// error_correction
module error_correction # (
    parameter puf_sig_length     = 256,
    parameter ipid_N             = 16
)
(
    input                                clk,
    input                                rst_n,
    input        [1:0]                   pcm_instruction,
    input        [puf_sig_length-1:0]    pcm_puf_in,
    input                                pcm_puf_in_valid,
    input        [$clog2(ipid_N)-1:0]    pcm_ipid_number,
    output logic [puf_sig_length-1:0]    pcm_puf_out,
    output logic                         pcm_puf_out_valid,
    output logic                         pcm_S_c  
);
Size in the first run: ~4500 cells after synthesis, roughly 1800 flip-flops, roughly 0.081 mm^2 of cells after synthesis.
Settings: LEC_CHECK=0, CAP_MARGIN=20, CORE_MARGIN=2, CORE_UTILIZATION=70, CTS_CLUSTER_SIZE=49, SLEW_MARGIN=20; clock period 2.21 ns.
run.sh (not shown) runs the stock make flow with config.mk's settings and CLKGATE_MAP_FILE=.
The first run stopped in global routing (GRT-0116).
Edit:
CORE_UTILIZATION = 64   (was 70)
CTS_CLUSTER_SIZE = 54   (was 49)
HOLD_SLACK_MARGIN = 0.3   (was unset)
SETUP_SLACK_MARGIN = 0.33   (was unset)
Effect:
- Now the flow ran to the end with violations: setup timing
- synthesized area is unchanged
- synthesized cell count stays the same
- die area went up by roughly a tenth
Edit:
CORE_UTILIZATION = 70   (was 64)
CTS_CLUSTER_SIZE = 47   (was 54)
HOLD_SLACK_MARGIN = unset   (was 0.3)
SETUP_SLACK_MARGIN = unset   (was 0.33)
clock period = 2.15 ns   (was 2.21 ns; I/O delays follow)
The new run aborted during global routing. Die size fell by 8.5%. Area after synthesis stays the same. Synthesized cell count is unchanged.
Edit:
CORE_UTILIZATION = 64   (was 70)
CTS_CLUSTER_SIZE = unset   (was 47)
clock period = 2.21 ns   (was 2.15 ns; I/O delays follow)
With this change the flow finished with setup timing left.
Synthesized cell count does not change.
Area after synthesis stays the same.
Die area is higher by about 9%.


== job 5697 ==
Starting RTL as in the previous note.
clock: 3.11 ns
lec_check: 0
cap_margin: 20
core_aspect_ratio: 0.71
core_margin: 2
core_utilization: 70
cts_cluster_size: 59
place_density: 0.6
setup_slack_margin: 0.83
slew_margin: 20
tns_end_percent: 5
Job 5697 did not finish; the tool stopped in 5_1_grt with error ODB-0269.
Modified inputs, job 4597 compared to job 5697
Settings: CORE_UTILIZATION: 70 -> 40; CTS_CLUSTER_SIZE: 59 -> unset; CORE_ASPECT_RATIO: 0.71 -> unset; SETUP_SLACK_MARGIN: 0.83 -> unset; TNS_END_PERCENT: 5 -> unset; the clock period (ns, I/O delays scaled along): 3.11 -> 5.0.
==> results <==
Job 4597 | status: complete | timing, DRC, antenna: pass. [compare] base=job 5697 new=job 4597: number of placed instances with taps included up 381; die size up 87,000 sq um; post-detailed-placement cell area down about 5.3%.
--- input diff job 4597..job 6188 ---
Settings: SETUP_SLACK_MARGIN now -0.24, previously not set; the clock period (ns, I/O delays scaled along) now 3.88, was 5.0.
### Flow results
- The more densely filled core belongs to job 6188, not job 4597.
- Relative to job 4597, global routing met2 resource utilization increased by 1.3 points in job 6188.
- The run showing the smaller amount of wire on met3 after detailed routing is job 6188.
- Job 4597 has a lower sequential power than job 6188.
- Job 6188 did not stop at any stage, and its layout met the timing, design-rule and antenna checks.
- Going from job 4597 to job 6188, number of cells in the finished layout apart from fillers grew by a few percent.
- Delta (job 6188 minus job 4597): finished layout cell area moved up, total wire length saw an increase.
Inputs modified between job 6188 and job 6794:
Settings: PLACE_DENSITY removed (was 0.6); CORE_UTILIZATION changed from 40 to 64; SETUP_SLACK_MARGIN removed (was -0.24); the clock period (ns, I/O delays scaled along) changed from 3.88 to 2.15.
Job 6794 against job 6188: iteration tally of the first detailed-router pass now sits higher, logic depth of the worst path, buffers included now sits lower, global-route wire length before repair now sits higher. Job 6794 vs job 6188 — number of well taps dropped by more than a quarter. Relative to job 6188, job 6794 degrades final worst-path setup slack. | job 6794 | all stages done | FAIL | negative setup slack |. Diff job 6188 -> job 6794 | routed wirelength normalized by instance count | increase of 28%. The fraction of power consumed by the clock network of job 6794 is lower than that of job 6188. Higher final instance area was reported by job 6794, not job 6188. Looking at tally of clock buffers in the finished layout, job 6794 sits 6 lower than job 6188 does. Of job 6794 and job 6188, it is job 6794 that has the higher overall power after layout.


Starting RTL as in the previous note.
clock: 5.72 ns
lec_check: 0
abc_area: 0
cap_margin: 20
cell_pad_in_sites_detail_placement: 2
cell_pad_in_sites_global_placement: 2
core_aspect_ratio: 0.56
core_margin: 9
core_utilization: 70
gpl_timing_driven: 1
hold_slack_margin: -0.03
min_routing_layer: met2
setup_slack_margin: 0.72
slew_margin: 10
tns_end_percent: 30
The first run never finished: it broke off in global placement.
Change:
==> flow/config.mk (replaced) <==
export PLATFORM = sky130hd
export DESIGN_NAME = error_correction
export DESIGN_NICKNAME = error_correction
export VERILOG_FILES = /design/flow/design.v
export SDC_FILE = /design/flow/constraint.sdc
export NUM_CORES = 4
export LEC_CHECK = 0
export CAP_MARGIN = 20
export CORE_MARGIN = 2
export CORE_UTILIZATION = 70
export CTS_CLUSTER_SIZE = 37
export PLACE_DENSITY = 0.6
export SLEW_MARGIN = 20
==> flow/constraint.sdc (replaced) <==
create_clock -name core_clock -period 2.2 [get_ports {clk}]
set_input_delay 0.4400 -clock core_clock [delete_from_list [all_inputs] [get_ports {clk}]]
set_output_delay 0.4400 -clock core_clock [all_outputs]
set_load 0.01 [all_outputs]
This time the run ended with an error in clock tree synthesis (DPL-0033).
Synthesized cell count is unchanged.
Die area drops by a little under a tenth.
Synthesized area stays the same.
Change:
--- a/flow/config.mk
+++ b/flow/config.mk
@@ -9,4 +9,3 @@
 export CORE_MARGIN = 2
-export CORE_UTILIZATION = 70
-export CTS_CLUSTER_SIZE = 37
+export CORE_UTILIZATION = 40
 export PLACE_DENSITY = 0.6
==> flow/constraint.sdc (replaced) <==
create_clock -name core_clock -period 6.53 [get_ports {clk}]
set_input_delay 1.3060 -clock core_clock [delete_from_list [all_inputs] [get_ports {clk}]]
set_output_delay 1.3060 -clock core_clock [all_outputs]
set_load 0.01 [all_outputs]
After rerunning:
- This time the run completed without violations
- synthesized cell count stays the same
- die area grows by well over a third
- synthesized area is unchanged
Change:
--- a/flow/config.mk
+++ b/flow/config.mk
@@ -9,3 +9,3 @@
 export CORE_MARGIN = 2
-export CORE_UTILIZATION = 40
+export CORE_UTILIZATION = 58
 export PLACE_DENSITY = 0.6
==> flow/constraint.sdc (replaced) <==
create_clock -name core_clock -period 3.67 [get_ports {clk}]
set_input_delay 0.7340 -clock core_clock [delete_from_list [all_inputs] [get_ports {clk}]]
set_output_delay 0.7340 -clock core_clock [all_outputs]
set_load 0.01 [all_outputs]
After rerunning: Clock power rose by well over a third. Utilization rises by 24 points. Power climbs by well over a third. Area after synthesis does not change. Non-clock buffer count climbs by 479.


Starting RTL as in the previous note.
clock: 4.45 ns
lec_check: 0
cap_margin: 20
cell_pad_in_sites_detail_placement: 0
core_margin: 2
core_utilization: 45
cts_cluster_size: 72
gpl_routability_driven: 1
max_routing_layer: met4
min_routing_layer: met1
place_density_lb_addon: 0.17
slew_margin: 40
tns_end_percent: 30
The baseline went through all stages and came out clean.
Next try:
- CELL_PAD_IN_SITES_DETAIL_PLACEMENT: 0 -> unset
- CORE_UTILIZATION: 45 -> 70
- CTS_CLUSTER_SIZE: 72 -> 36
- GPL_ROUTABILITY_DRIVEN: 1 -> unset
- MAX_ROUTING_LAYER: met4 -> unset
- MIN_ROUTING_LAYER: met1 -> unset
- PLACE_DENSITY_LB_ADDON: 0.17 -> unset
- SLEW_MARGIN: 40 -> 20
- TNS_END_PERCENT: 30 -> unset
- clock period: 4.45 -> 2.95 ns (I/O delays scaled with it)
Now the flow produced a layout that fails on max-capacitance violations, max-slew violations, negative setup slack.
Clock skew came out higher by 14 ps.
Setup slack got worse by 2200 ps.
Global-route usage came out higher by 26 points.
Critical path depth does not change.
Synthesized cell count stays the same.
Next try:
- CTS_CLUSTER_SIZE: 36 -> 59
- PLACE_DENSITY: unset -> 0.6
- clock period: 2.95 -> 3.11 ns (I/O delays scaled with it)
Now the flow completed, yet does not pass: negative setup slack.
Non-clock buffer count came out lower by 113.
Clock power came out lower by about 6%.
Final area came out lower by 3.2%.
Worst hold slack gets better by 110 ps.
Setup slack gets better by 920 ps.
Global-route usage came out lower by 6.1 points.
Next try:
- CTS_CLUSTER_SIZE: 59 -> 37
- SETUP_SLACK_MARGIN: unset -> 0.74
- clock period: 3.11 -> 2.9 ns (I/O delays scaled with it)
The new run did not get past 5_1_grt with GRT-0232.
Synthesized cell count stays the same.
Die size stays the same.
Synthesized area does not change.


red:
error_correction again, from the RTL that the note above started with.
clock: 5.0 ns
lec_check: 0
cap_margin: 20
core_aspect_ratio: 0.53
core_margin: 2
core_utilization: 40
cts_cluster_diameter: 199
gpl_timing_driven: 1
hold_slack_margin: -0.07
max_routing_layer: met4
min_routing_layer: met2
place_density_lb_addon: 0.06
slew_margin: 20
red completed every stage of the flow, and the final layout passed the timing, design-rule and antenna checks.
Input changes introduced in blue (baseline for comparison: red):
- removing CORE_ASPECT_RATIO (formerly 0.53)
- removing PLACE_DENSITY_LB_ADDON (formerly 0.06)
- removing MIN_ROUTING_LAYER (formerly met2)
- removing GPL_TIMING_DRIVEN (formerly 1)
- setting PLACE_DENSITY to 0.6 for the first time
- removing HOLD_SLACK_MARGIN (formerly -0.07)
- removing MAX_ROUTING_LAYER (formerly met4)
- removing CTS_CLUSTER_DIAMETER (formerly 199)
- changing the clock period (ns, I/O delays scaled along) from 5.0 to 3.88
### Flow results
- Across red and blue, the outcome is the same: a clean finish for every run.
- Post-synthesis share of cell area spent on and-or and or-and gates: blue vs red identical
- Re via count of the first global-routing pass: red and blue aren't equal, and the higher value belongs to red.
- Going from red to blue, non-clock buffer count rose by 274; total routing resource utilization after global routing dropped 14 points; die area roughly the same; share of the clock period used by the worst path rose 5.8 points.
- blue against red: share of power burned in the clock network shows an increase of 0.4 points; final cell count +296.
Power is estimated from default activity; no workload was simulated.
